Design a_filter_reference_32x11, start of the top module:
module a_filter_reference_32x11(
    input [31:0] x_in,
    input clk,
    input [5:0] reset,
    output [31:0] y_out);
    wire [10:0] a1_1;
    wire [10:0] a1_2;
    wire [10:0] a1_3;
    wire [10:0] a1_4;
    wire [10:0] b1;
    assign a1_1 = -11'sd208;
    assign a1_2 = -11'sd1021;
    assign a1_3 = -11'sd930;
    assign a1_4 = -11'sd1010;
    assign b1 = 11'sd307;
    wire [31:0] y_1;
    wire [31:0] y_2;
    wire [31:0] y_3;
    wire [31:0] y_4;
    wire [31:0] y_5;
    fos_exact_v4 first_stage(x_in,a1_4,clk,reset[0],y_1);
    fos_exact_v3 second_stage(y_1,a1_3,b1,clk,reset[1],y_2);
    fos_exact_v2 third_stage(y_2,a1_2,clk,reset[2],y_3);
    fos_exact_v2 fourth_stage(y_3,a1_2,clk,reset[3],y_4);
    fos_exact_v1 fifth_stage(y_4,a1_1,clk,reset[4],y_5);
    fos_exact_v1 sixth_stage(y_5,a1_1,clk,reset[5],y_out);
endmodule
Size in the first run: about 8600 cells after synthesis, ~71 I/O pins, ~63000 um2 of cells after synthesis.
Settings: LEC_CHECK=0, ABC_AREA=1, CAP_MARGIN=20, CORE_ASPECT_RATIO=0.91, CORE_MARGIN=2, CORE_UTILIZATION=72, PLACE_DENSITY=0.39, SLEW_MARGIN=20; clock period 8.54 ns.
run.sh (not shown) runs the stock make flow with config.mk's settings and CLKGATE_MAP_FILE=.
The baseline completed with no timing, DRC or antenna violations.
Change:
- ABC_AREA: 1 -> default
- CORE_ASPECT_RATIO: 0.91 -> default
- CORE_UTILIZATION: 72 -> 66
- PLACE_DENSITY: 0.39 -> default
- clock period: 8.54 -> 7.46 ns (I/O delays scaled with it)
Now the flow reached the layout checks and failed them: setup timing.
Design area fell by a few percent.
Synthesized cell count fell by a quarter to a third.
Final cell count fell by about a fifth.
Non-clock buffer count rose by 352.
Global-route usage fell by 16 points.
Change:
- CORE_UTILIZATION: 66 -> 9
- clock period: 7.46 -> 9.92 ns (I/O delays scaled with it)
Result: The changed run completed without violations; sequential share of layout area falls by 1.0 points; hold slack got worse by 0.014 ns; utilization falls by 66 points; final cell count rises by well over a third; final area rises by a few percent; routed wire length falls by a few percent; first-iteration DRC count falls by roughly a tenth; flip-flop count is unchanged; count of clock-buffer cells in the layout falls by 9; register-to-register slack improved by 1.5 ns; worst setup slack improved by 1.3 ns.


a_filter_reference_32x11 again, from the RTL that the note above started with.
==> flow/config.mk <==
export PLATFORM = sky130hd
export DESIGN_NAME = a_filter_reference_32x11
export DESIGN_NICKNAME = a_filter_reference_32x11
export VERILOG_FILES = /design/flow/design.v
export SDC_FILE = /design/flow/constraint.sdc
export NUM_CORES = 4
export LEC_CHECK = 0
export CAP_MARGIN = 20
export CORE_MARGIN = 2
export CORE_UTILIZATION = 70
export CTS_CLUSTER_DIAMETER = 201
export CTS_CLUSTER_SIZE = 41
export SLEW_MARGIN = 20
==> flow/constraint.sdc <==
create_clock -name core_clock -period 4.37 [get_ports {clk}]
set_input_delay 0.8740 -clock core_clock [delete_from_list [all_inputs] [get_ports {clk}]]
set_output_delay 0.8740 -clock core_clock [all_outputs]
set_load 0.01 [all_outputs]
The first run never finished: it broke off in 5_1_grt.
Then changed:
--- a/flow/config.mk
+++ b/flow/config.mk
@@ -10,3 +10 @@
-export CORE_UTILIZATION = 70
-export CTS_CLUSTER_DIAMETER = 201
-export CTS_CLUSTER_SIZE = 41
+export CORE_UTILIZATION = 59
Result:
- Now the flow produced a layout that fails on setup timing
- synthesized area does not change
- die area climbs by 18%
- synthesized cell count does not change
Then changed:
--- a/flow/config.mk
+++ b/flow/config.mk
@@ -10 +10 @@
-export CORE_UTILIZATION = 59
+export CORE_UTILIZATION = 66
==> flow/constraint.sdc (replaced) <==
create_clock -name core_clock -period 9.92 [get_ports {clk}]
set_input_delay 1.9840 -clock core_clock [delete_from_list [all_inputs] [get_ports {clk}]]
set_output_delay 1.9840 -clock core_clock [all_outputs]
set_load 0.01 [all_outputs]
The new run completed with no timing, DRC or antenna violations. Sequential share of layout area climbs by 4.6 points. Via count shrinks by about a fifth. Synthesized cell count stays the same. Worst setup slack improves by 3.4 ns. Global-route usage came out lower by 5.2 points. Worst hold slack loses 0.0051 ns. Clock-buffer cell count came out lower by 14. Utilization is lower by 15 points. Cell area shrinks by a quarter to a third. Area after synthesis is unchanged.
Then changed:
==> flow/constraint.sdc (replaced) <==
create_clock -name core_clock -period 7.43 [get_ports {clk}]
set_input_delay 1.4860 -clock core_clock [delete_from_list [all_inputs] [get_ports {clk}]]
set_output_delay 1.4860 -clock core_clock [all_outputs]
set_load 0.01 [all_outputs]
The changed run reached the layout checks and failed them: setup timing.
Worst hold slack is worse by 0.018 ns.
Setup slack is worse by 1.3 ns.
Final cell count increases by 4.5%.
Sequential share of layout area decreases by 1.3 points.
Die size does not change.
Via count increases by 5.4%.


## build 1
Starting RTL as in the previous note.
clock: 7.46 ns
lec_check: 0
abc_area: 1
cap_margin: 20
core_margin: 2
core_utilization: 72
cts_cluster_size: 90
max_routing_layer: met4
place_density: 0.67
setup_slack_margin: 1.93
slew_margin: 20
Build 1: aborted in global routing (tool error)
For build 90, these inputs were changed with respect to build 1:
Settings: clearing ABC_AREA, which used to be 1; putting PLACE_DENSITY_LB_ADDON at 0.01 where nothing was set; clearing CTS_CLUSTER_SIZE, which used to be 90; clearing PLACE_DENSITY, which used to be 0.67; putting CTS_CLUSTER_DIAMETER at 222 where nothing was set; swapping 1.93 for -0.42 in SETUP_SLACK_MARGIN.
==> results <==
- To summarise build 90: no stage aborted, but the layout did not pass its checks, failing on setup timing.
- Note that the yosys cell count recorded for build 1 amounts to 1.4 times the value seen in build 90.
- Build 90 against build 1: final HPWL from detailed placement moved down, proportion of synthesized area in mux cells rose by 0.20 points, die boundary height moved down, count of cell types in the netlist now larger.
- Comparing build 90 and build 1, the lower quantity of gates resized following cts is on build 90.
- Any difference in core utilization before placement between build 90 and build 1 is small enough to ignore.
For build 25, these inputs were changed with respect to build 90:
Settings: CTS_CLUSTER_DIAMETER: 222 -> unset; CTS_CLUSTER_SIZE: unset -> 90; ABC_AREA: unset -> 1; PLACE_DENSITY: unset -> 0.67; PLACE_DENSITY_LB_ADDON: 0.01 -> unset; SETUP_SLACK_MARGIN: -0.42 -> unset; CORE_ASPECT_RATIO: unset -> 0.92.
Results
- [flow] build 90 | stages: complete | final checks: fail | reason: setup timing
- Tool error ODB-0269 stopped build 25 during global routing; no final results.
- Sequential share of the synthesized area in build 25 is 2.5 points lower than in build 90
- Between build 25 and build 90, the distinct cell type count after synthesis is lower for build 25.
- Taking build 25 as 1.0, build 90 lands at 0.74 on synthesized cell count.
- Looking at overall chip area, build 25 sits 14% higher than build 90 does.
- Note that the post-cts gate resize count recorded for build 90 amounts to 0.65 times the value seen in build 25.
- Taking build 90 over build 25, the area of the synthesized netlist per yosys stat ratio works out to 0.874.


## run 1
a_filter_reference_32x11 again, from the RTL that the note above started with.
==> flow/design.v (excerpt) <==
module a_filter_reference_32x11(
    input [31:0] x_in,
    input clk,
    input [5:0] reset,
    output [31:0] y_out);
Settings: LEC_CHECK=0, CAP_MARGIN=20, CORE_MARGIN=2, CORE_UTILIZATION=72, CTS_CLUSTER_SIZE=72, PLACE_DENSITY_LB_ADDON=0.0, SETUP_SLACK_MARGIN=2.47, SLEW_MARGIN=20; clock period 8.38 ns.
Every stage of run 1 finished as expected; the final checks, on the other hand, flagged setup timing, which means the layout fails.
The following lists how run 2 was set up differently from run 1:
- changing SETUP_SLACK_MARGIN from 2.47 to 2.49
- changing CTS_CLUSTER_SIZE from 72 to 71
Compared with run 1, critical path depth in cells in run 2 decreased by a little under 10%. Ran to the end and failed final checks on capacitance limit, slew limit, setup timing: run 2. [flow] run 1 | stages: complete | final checks: fail | reason: setup timing. The synthesized-area fraction occupied by adder cells of run 1 and that of run 2 are within noise of each other. Of run 2 and run 1, it is run 2 that has the higher initial detailed-routing violation count. Run 2: finished layout cell area is 1.3% higher than what run 1 reported. Delta (run 2 minus run 1): total routing resource utilization after global routing rose by 0.37 points, synthesis-to-finish area growth rose by 1.6 points. Cell resize tally after clock tree synthesis: run 2 vs run 1 up 63. On routed wire length: between run 1 and run 2, it ends up higher for run 2. Between run 1 and run 2, number of setup violations in the final report is higher for run 2, run 1 comes in under that. Tap cell count: run 1 vs run 2 identical.
The inputs of run 3 differ from those of run 2 as listed below.
- SETUP_SLACK_MARGIN: 2.49 -> unset
- CTS_CLUSTER_SIZE: 71 -> 74
- ABC_AREA: unset -> 1
- the clock period (ns, I/O delays scaled along): 8.38 -> 7.3
Findings:
Run 3 terminated abnormally: global routing reported GRT-0232.
Compared with run 2, run 3 shows post-synthesis cell count higher by 2,234.
NOTE cell area after synthesis run 2->run 3 increased by more than 10%
Going from run 2 to run 3, the standard cell area after detailed placement was found to have gone up by about 12%.
What run 4 does differently from run 3 at the input level:
- a deleted CTS_CLUSTER_SIZE that had been 74
- a deleted ABC_AREA that had been 1
- a deleted PLACE_DENSITY_LB_ADDON that had been 0.0
- an added CORE_ASPECT_RATIO of 0.91
- a change of the clock period (ns, I/O delays scaled along) from 7.3 to 7.5
Findings:
- Finished, but not clean: run 4, with setup timing.
- Changes observed in run 4 relative to run 3: async set-reset flop share out of synthesis closely matched the old numbers, synthesized area decreased by 0.0080 sq mm relative to the old numbers.
- Diff run 4 and run 3: adder-cell area share of the yosys netlist higher in run 4
- Relative to run 3, worst slack at placement has gone down in run 4.
- Re post-CTS setup-driven buffer insertion count: run 4 is 15 up on run 3.
- From run 3 to run 4 the numbers moved as follows: total cell area reported by yosys after synthesis went down 0.0080 sq mm; detailed placement HPWL -42%.
- Against run 3, die area in run 4 came out better.
- In the flow results for run 4 and run 3, the number of distinct library cells after synthesis is smaller on run 3.
- Compared with run 3, run 4 shows number of instances in the synthesized netlist lower by 2,234.
The inputs of run 5 differ from those of run 4 as listed below.
- removing CORE_ASPECT_RATIO (formerly 0.91)
- setting ABC_AREA to 1 for the first time
- setting PLACE_DENSITY_LB_ADDON to 0.06 for the first time
- changing the clock period (ns, I/O delays scaled along) from 7.5 to 7.43
--- outcome ---
Flow for run 5 halted at global routing, error code GRT-0232. Run 5 against run 4: aoi/oai-family share of the synthesized area lower, fraction of synthesized area in multiplexers moved down, post-CTS setup-driven buffer insertion count rose by 7, chip area line of the yosys report shows an increase of 0.0080 sq mm, number of cell rows up 13%. Going from run 4 to run 5, number of library cell types mapped by synthesis lower; number of standard cells after synthesis rose 2,234; chip area went up. Run 5 vs. run 4: clock buffer count from CTS went up by 3.
Changes in run 6 relative to run 5:
- PLACE_DENSITY_LB_ADDON no longer set, was 0.06
- ABC_AREA no longer set, was 1
- CORE_UTILIZATION now 40, was 72
- the clock period (ns, I/O delays scaled along) now 8.86, was 7.43
Run 6 completed; timing, DRC and antenna clean. Run 5 → run 6: register bit total from synthesis comparable, multiplexer fraction of the synthesized cell area now larger, post-synthesis net count now smaller. Run 6: routability congestion estimate from global placement is about 17% lower than what run 5 reported. Relative to run 5, count of instantiated cells in the yosys netlist has decreased by 2,234 in run 6.


## try-pepper
a_filter_reference_32x11 again, from the RTL that the note above started with.
Settings: LEC_CHECK=0, CAP_MARGIN=20, CORE_MARGIN=2, CORE_UTILIZATION=40, HOLD_SLACK_MARGIN=0.23, SLEW_MARGIN=40; clock period 9.22 ns.
try-pepper reached the final stage; the timing, design-rule and antenna checks on its layout passed.
Input-level comparison between try-harbor and try-pepper:
Settings: setting CELL_PAD_IN_SITES_GLOBAL_PLACEMENT to 3 for the first time; setting CORE_ASPECT_RATIO to 1.1 for the first time; setting GPL_ROUTABILITY_DRIVEN to 0 for the first time; setting SETUP_SLACK_MARGIN to 0.74 for the first time; setting GPL_TIMING_DRIVEN to 0 for the first time; setting CTS_CLUSTER_DIAMETER to 182 for the first time.
[summary]
Changes observed in try-harbor relative to try-pepper: setup slack increased by 0.32 ns relative to the old numbers, met2 wire length rose by about 35%, post-layout minimum cycle time shrank by 0.32 ns. Diff try-pepper -> try-harbor | first-iteration DRC count | decrease of 235. Between try-pepper and try-harbor, fmax increased. Compared with try-pepper, try-harbor shows a higher worst hold slack.
Changes in try-nickel relative to try-harbor:
Settings: a deleted CELL_PAD_IN_SITES_GLOBAL_PLACEMENT that had been 3; a deleted CORE_ASPECT_RATIO that had been 1.1; a deleted HOLD_SLACK_MARGIN that had been 0.23; a deleted CTS_CLUSTER_DIAMETER that had been 182; a deleted GPL_ROUTABILITY_DRIVEN that had been 0; a change of CORE_UTILIZATION from 40 to 28; a change of SLEW_MARGIN from 40 to 20; a deleted GPL_TIMING_DRIVEN that had been 0; a deleted SETUP_SLACK_MARGIN that had been 0.74; a change of the clock period (ns, I/O delays scaled along) from 9.22 to 8.86.
Findings:
- Worst hold slack, try-harbor and try-nickel: larger value in try-harbor
- From try-harbor to try-nickel the numbers moved as follows: via count of the first global-routing pass saw a decrease; count of clock buffers in the final design lost 25%; number of standard cells in the final layout excluding fillers now larger.
- Looking at the reports, try-nickel completed the entire flow and the layout it produced met the timing, design-rule and antenna checks.
Edits applied to the flow inputs when going from try-nickel to try-juniper:
Settings: putting CTS_CLUSTER_SIZE at 95 where nothing was set; swapping 28 for 52 in CORE_UTILIZATION; swapping 8.86 for 5.59 in the clock period (ns, I/O delays scaled along).
--- outcome ---
- Run comparison: try-juniper uppermost layer routed met5; try-nickel uppermost layer routed met4
- Met1 routing resource usage after global routing (lower): try-nickel
- From try-nickel to try-juniper the numbers moved as follows: routed via count divided by cell count went up; clock skew went up.
- Although try-juniper finished all stages, its layout failed final checks on setup timing.
- Delta(synthesis-to-finish area growth, try-juniper - try-nickel) > 0
- [compare] base=try-nickel new=try-juniper: height of the chip fell by 26%; cell area rose by 29%.
- Of the two values seen for beginning of the critical path, sixth_stage.Samples_out[4] was produced by try-nickel and sixth_stage.Samples_out[5] by try-juniper.
Input changes introduced in try-cedar (baseline for comparison: try-juniper):
Settings: a change of CORE_UTILIZATION from 52 to 72; an added PLACE_DENSITY of 0.38; a change of the clock period (ns, I/O delays scaled along) from 5.59 to 6.32.
--- outcome ---
- Summary: with try-juniper as the reference, area of the core region in try-cedar moved down by more than a quarter.
- Status: try-cedar FAILED at global routing (5_1_grt) (tool error)
- Height of the die (try-cedar vs. try-juniper) decreases by more than 10%
- In try-cedar, number of levels in the clock H-tree is lower than in try-juniper.
- When try-cedar is measured against try-juniper, its HPWL after detailed placement turns out 4900 µm lower.
- try-juniper -> try-cedar: area share of fa/ha/maj cells after synthesis delta 0, exact match
- try-cedar has row count below what try-juniper had.


run A:
Starting RTL as in the previous note.
export LEC_CHECK = 0
export ABC_AREA = 1
export CAP_MARGIN = 20
export CELL_PAD_IN_SITES_GLOBAL_PLACEMENT = 3
export CORE_ASPECT_RATIO = 1.52
export CORE_MARGIN = 2
export CORE_UTILIZATION = 46
export CTS_CLUSTER_DIAMETER = 79
export CTS_CLUSTER_SIZE = 85
export GPL_ROUTABILITY_DRIVEN = 0
export GPL_TIMING_DRIVEN = 1
export MAX_ROUTING_LAYER = met4
export SLEW_MARGIN = 15
export TNS_END_PERCENT = 55
create_clock -name core_clock -period 6.45 [get_ports {clk}]
Run A did not finish: a tool error stopped it during 3_1_place_gp_skip_io.
Changes in run B relative to run A:
==> flow/config.mk <==
export PLATFORM = sky130hd
export DESIGN_NAME = a_filter_reference_32x11
export DESIGN_NICKNAME = a_filter_reference_32x11
export VERILOG_FILES = /design/flow/design.v
export SDC_FILE = /design/flow/constraint.sdc
export NUM_CORES = 4
export LEC_CHECK = 0
export CAP_MARGIN = 30
export CORE_ASPECT_RATIO = 0.83
export CORE_MARGIN = 2
export CORE_UTILIZATION = 56
export GPL_ROUTABILITY_DRIVEN = 0
export GPL_TIMING_DRIVEN = 0
export SETUP_SLACK_MARGIN = -0.16
export SLEW_MARGIN = 20
==> results <==
Run B: flow complete, layout not clean; failing: setup timing
Taking run B as 1.0, run A lands at 1.6 on floorplan row count.
Run B has number of standard cells after synthesis below what run A had.
Diff run A -> run B: register share after synthesis now larger; width of the chip now larger; area of the core now smaller.
Floorplan die area ended up about 28% lower on run B than on run A.
Of run B and run A, the higher area after synthesis belongs to run A.
Setup changes, run B to run C
diff --git a/flow/config.mk b/flow/config.mk
--- a/flow/config.mk
+++ b/flow/config.mk
@@ -7,2 +7,3 @@
 export LEC_CHECK = 0
+export ABC_AREA = 1
 export CAP_MARGIN = 30
@@ -13,3 +14,4 @@
 export GPL_TIMING_DRIVEN = 0
-export SETUP_SLACK_MARGIN = -0.16
+export SETUP_SLACK_MARGIN = 1.41
 export SLEW_MARGIN = 20
+export TNS_END_PERCENT = 15
Results
- As for a clean layout from run C and run B, there is none.
- No crash in run B: every stage finished, but the layout fails its final checks due to setup timing.
- No crash in run C: every stage finished, but the layout fails its final checks due to setup timing.
- Run C against run B: worst hold slack fell 0.014 ns; final cell area excluding filler cells climbed 17%; final-report setup violation count shrank by about 55%.
- Run C against run B: cell area after placement went up, area of the synthesized netlist per yosys stat rose 14%.
- Count of multi-input gates (lower): run B
For run D, these inputs were changed with respect to run C:
diff --git a/flow/config.mk b/flow/config.mk
--- a/flow/config.mk
+++ b/flow/config.mk
@@ -11,7 +11,6 @@
 export CORE_MARGIN = 2
-export CORE_UTILIZATION = 56
-export GPL_ROUTABILITY_DRIVEN = 0
-export GPL_TIMING_DRIVEN = 0
-export SETUP_SLACK_MARGIN = 1.41
+export CORE_UTILIZATION = 71
+export GPL_ROUTABILITY_DRIVEN = 1
+export GPL_TIMING_DRIVEN = 1
+export SETUP_SLACK_MARGIN = -0.06
 export SLEW_MARGIN = 20
-export TNS_END_PERCENT = 15
==> flow/constraint.sdc <==
create_clock -name core_clock -period 2.15 [get_ports {clk}]
set_input_delay 0.4300 -clock core_clock [delete_from_list [all_inputs] [get_ports {clk}]]
set_output_delay 0.4300 -clock core_clock [all_outputs]
set_load 0.01 [all_outputs]
Stage in which a tool error killed run D: 3_5_place_dp. In the reports for run D and run C, the smaller die span in y belongs to run D. Taking run C as 1.0, run D lands at 0.889 on chip width. As far as adder-cell share of the synthesized area goes, run D and run C are indistinguishable; the numbers are identical. Total cells reported by yosys after synthesis came out exactly the same in run D and run C. Standard-cell row count shrinks by more than 10% when moving from run C to run D. Summed standard-cell area reported by yosys: run D vs run C identical. Die size in run D is about 20% below run C. Run C has higher core outline area than run D. [run D vs run C] starting density of the core: higher in run D. Between run D and run C, it is run D whose number of port buffers is higher, by about 9%.
